Design pipeline, start of the top module:
module pipeline(
  clk,
  resetn,
  o_instr_req_addr,
  o_instr_req_en,
  i_instr_res_data,
  o_mem_req_addr,
  o_mem_req_wr_data,
  o_mem_req_wr_en,
  o_mem_req_count,
  i_mem_res_rd_data,
  i_mem_res_code
);
For scale: ~8500 cells after synthesis, about 84000 sq um of cells after synthesis.
Settings: LEC_CHECK=0, CAP_MARGIN=20, CELL_PAD_IN_SITES_GLOBAL_PLACEMENT=2, CORE_MARGIN=2, CORE_UTILIZATION=40, CTS_CLUSTER_SIZE=34, PLACE_DENSITY_LB_ADDON=0.07, SLEW_MARGIN=20; clock period 10.5 ns.
run.sh (not shown) runs the stock make flow with config.mk's settings and CLKGATE_MAP_FILE=.
Then changed:
Settings changed: CELL_PAD_IN_SITES_GLOBAL_PLACEMENT 2 to unset, CORE_UTILIZATION 40 to 70, CTS_CLUSTER_SIZE 34 to 47, HOLD_SLACK_MARGIN set to 0.29, PLACE_DENSITY_LB_ADDON 0.07 to 0.0, SETUP_SLACK_MARGIN set to 0.77, TNS_END_PERCENT set to 5.
Clock period 10.5 ns to 5.46 ns, I/O delays scaled along.
Outcome: Now the flow ran to the end with violations: negative setup slack; via count is higher by 17%; cell area grows by 4.9%; utilization climbs by 38 points; sequential power rises by 92%; die size decreases by 43%; non-clock buffer count grows by 580.
Then changed:
Settings changed: CELL_PAD_IN_SITES_GLOBAL_PLACEMENT set to 1, CORE_ASPECT_RATIO set to 1.07, CORE_UTILIZATION 70 to 26, CTS_CLUSTER_SIZE 47 to 12, HOLD_SLACK_MARGIN 0.29 to unset, MAX_ROUTING_LAYER set to met5, PLACE_DENSITY set to 0.54, PLACE_DENSITY_LB_ADDON 0.0 to unset, SETUP_SLACK_MARGIN 0.77 to 0.37, SLEW_MARGIN 20 to 15, TNS_END_PERCENT 5 to unset.
Clock period 5.46 ns to 6.76 ns, I/O delays scaled along.
The changed run produced a layout that fails on negative setup slack.
First-iteration DRC count falls by 56%.
Worst setup slack improves by 760 ps.
Total power drops by 17%.
Routed wire length rises by 11%.
Core utilization shrinks by 52 points.

========
## before
pipeline again, from the RTL that the note above started with.
Settings: LEC_CHECK=0, CAP_MARGIN=20, CORE_MARGIN=2, CORE_UTILIZATION=40, SLEW_MARGIN=20; clock period 17.3 ns.
before went all the way through the flow, and no timing, DRC or antenna check failed.
Input changes introduced in after (baseline for comparison: before):
- an added PLACE_DENSITY of 0.65
- an added ABC_AREA of 1
- an added SETUP_SLACK_MARGIN of 0.42
- an added HOLD_SLACK_MARGIN of -0.09
- an added CORE_ASPECT_RATIO of 0.92
- an added CTS_CLUSTER_SIZE of 15
- a change of CORE_UTILIZATION from 40 to 72
- a change of the clock period (ns, I/O delays scaled along) from 17.3 to 4.02
Notes after the runs:
after never completed, since it errored out during global routing.
Looking at simple-gate share of the synthesized area across after and before, the one that comes out lower is after.
Row count shrinks by more than a quarter when moving from before to after.
Re average cell area after synthesis: before was higher than after.
before → after: xor/xnor share of the synthesized area -0.37 points; die area -45%; instance tally after logic synthesis +19%.
Taking before as the reference point, the post-synthesis share of cell area spent on and-or and or-and gates of after rises by 8.4 points.
Synthesized area, after and before: larger value in before
From before to after the numbers moved as follows: area of the core lower; number of distinct library cells after synthesis lower; synthesized chip area reported by yosys lower.

========
== raven ==
Starting RTL as in the previous note.
// pipeline
module pipeline(
  clk,
  resetn,
  o_instr_req_addr,
  o_instr_req_en,
  i_instr_res_data,
  o_mem_req_addr,
  o_mem_req_wr_data,
  o_mem_req_wr_en,
  o_mem_req_count,
  i_mem_res_rd_data,
  i_mem_res_code
);
export LEC_CHECK = 0
export CAP_MARGIN = 20
export CORE_MARGIN = 2
export CORE_UTILIZATION = 65
export CTS_CLUSTER_SIZE = 41
export SETUP_SLACK_MARGIN = -0.39
export SLEW_MARGIN = 20
create_clock -name core_clock -period 5.56 [get_ports {clk}]
raven completed end to end; final checks failed (setup timing).
--- input diff raven..sierra ---
# raven
export LEC_CHECK = 0
export CAP_MARGIN = 20
export CORE_MARGIN = 2
export CORE_UTILIZATION = 65
export CTS_CLUSTER_SIZE = 41
export SETUP_SLACK_MARGIN = -0.39
export SLEW_MARGIN = 20
create_clock -name core_clock -period 5.56 [get_ports {clk}]
# sierra
export LEC_CHECK = 0
export ABC_AREA = 0
export CAP_MARGIN = 5
export CELL_PAD_IN_SITES_DETAIL_PLACEMENT = 2
export CELL_PAD_IN_SITES_GLOBAL_PLACEMENT = 1
export CORE_ASPECT_RATIO = 0.6
export CORE_MARGIN = 10
export CORE_UTILIZATION = 49
export CTS_CLUSTER_SIZE = 19
export HOLD_SLACK_MARGIN = -0.1
export MAX_ROUTING_LAYER = met4
export PLACE_DENSITY_LB_ADDON = 0.21
export SETUP_SLACK_MARGIN = 1.0
export SLEW_MARGIN = 30
create_clock -name core_clock -period 11.5 [get_ports {clk}]
==> results <==
- | post-CTS setup repair buffer count | higher: raven |
- Run status, sierra: aborted in global routing, error ODB-0269
- On die size, the lower figure sits with raven, not sierra.
- Diff raven -> sierra | clock buffer count from CTS | increase of about 1.3%
- sierra has number of placement rows below what raven had.
- Delta(post-placement setup slack, sierra - raven) > 0
Input-level comparison between nickel and sierra:
# sierra
export LEC_CHECK = 0
export ABC_AREA = 0
export CAP_MARGIN = 5
export CELL_PAD_IN_SITES_DETAIL_PLACEMENT = 2
export CELL_PAD_IN_SITES_GLOBAL_PLACEMENT = 1
export CORE_ASPECT_RATIO = 0.6
export CORE_MARGIN = 10
export CORE_UTILIZATION = 49
export CTS_CLUSTER_SIZE = 19
export HOLD_SLACK_MARGIN = -0.1
export MAX_ROUTING_LAYER = met4
export PLACE_DENSITY_LB_ADDON = 0.21
export SETUP_SLACK_MARGIN = 1.0
export SLEW_MARGIN = 30
create_clock -name core_clock -period 11.5 [get_ports {clk}]
# nickel
export LEC_CHECK = 0
export ABC_AREA = 0
export CAP_MARGIN = 5
export CELL_PAD_IN_SITES_GLOBAL_PLACEMENT = 1
export CORE_MARGIN = 2
export CORE_UTILIZATION = 65
export HOLD_SLACK_MARGIN = -0.1
export SETUP_SLACK_MARGIN = 1.0
export SLEW_MARGIN = 30
create_clock -name core_clock -period 5.79 [get_ports {clk}]
Notes after the runs:
nickel had finished all stages when the layout checks came back failing, citing setup timing. sierra -> nickel: post-synth area from yosys stat delta 0, exact match. Compared with sierra, nickel shows a higher total placed instance area. Starting utilization of the core area ended up 16 points higher on nickel than on sierra.
For willow, these inputs were changed with respect to nickel:
# nickel
export LEC_CHECK = 0
export ABC_AREA = 0
export CAP_MARGIN = 5
export CELL_PAD_IN_SITES_GLOBAL_PLACEMENT = 1
export CORE_MARGIN = 2
export CORE_UTILIZATION = 65
export HOLD_SLACK_MARGIN = -0.1
export SETUP_SLACK_MARGIN = 1.0
export SLEW_MARGIN = 30
create_clock -name core_clock -period 5.79 [get_ports {clk}]
# willow
export LEC_CHECK = 0
export CAP_MARGIN = 20
export CORE_MARGIN = 2
export CORE_UTILIZATION = 40
export SLEW_MARGIN = 20
create_clock -name core_clock -period 9.79 [get_ports {clk}]
Results
willow ended with more number of cell rows than nickel. Total power: willow below nickel. Final standard cell utilization of the core down 33 points in willow wrt nickel. willow reached the end of the flow, and the finished layout is clean on the timing, design-rule and antenna checks. Between nickel and willow, the overall die width is lower for nickel. Taking nickel as the reference, in willow routed wire length now sits higher, clock share of power now sits higher, smallest hold slack now sits lower.
[inputs] yarrow vs willow
# willow
export LEC_CHECK = 0
export CAP_MARGIN = 20
export CORE_MARGIN = 2
export CORE_UTILIZATION = 40
export SLEW_MARGIN = 20
create_clock -name core_clock -period 9.79 [get_ports {clk}]
# yarrow
export LEC_CHECK = 0
export ABC_AREA = 0
export CAP_MARGIN = 5
export CELL_PAD_IN_SITES_GLOBAL_PLACEMENT = 1
export CORE_MARGIN = 2
export CORE_UTILIZATION = 65
export CTS_CLUSTER_SIZE = 52
export HOLD_SLACK_MARGIN = -0.1
export SETUP_SLACK_MARGIN = 1.0
export SLEW_MARGIN = 30
create_clock -name core_clock -period 5.78 [get_ports {clk}]
Notes after the runs:
Complete run, failing final checks: yarrow, reason setup timing. When yarrow is measured against willow, its final critical-path share of the clock period turns out 19 points higher. Comparing willow and yarrow, the lower count of antenna diodes in the layout was measured on yarrow. yarrow: combinational fraction of design power is 2.9 points higher than what willow reported. Of willow and yarrow, the lower hold slack belongs to willow. yarrow ends up with a clock buffer count that is 9.9% lower than in willow. yarrow against willow: worst setup margin has decreased; headroom to the max-slew limit climbed 2.6 points; sequential share of cell area fell by 2.8 points; number of buffers and inverters on the critical path now larger; first-iteration DRC count went up.
Power and IR drop assume default switching activity.
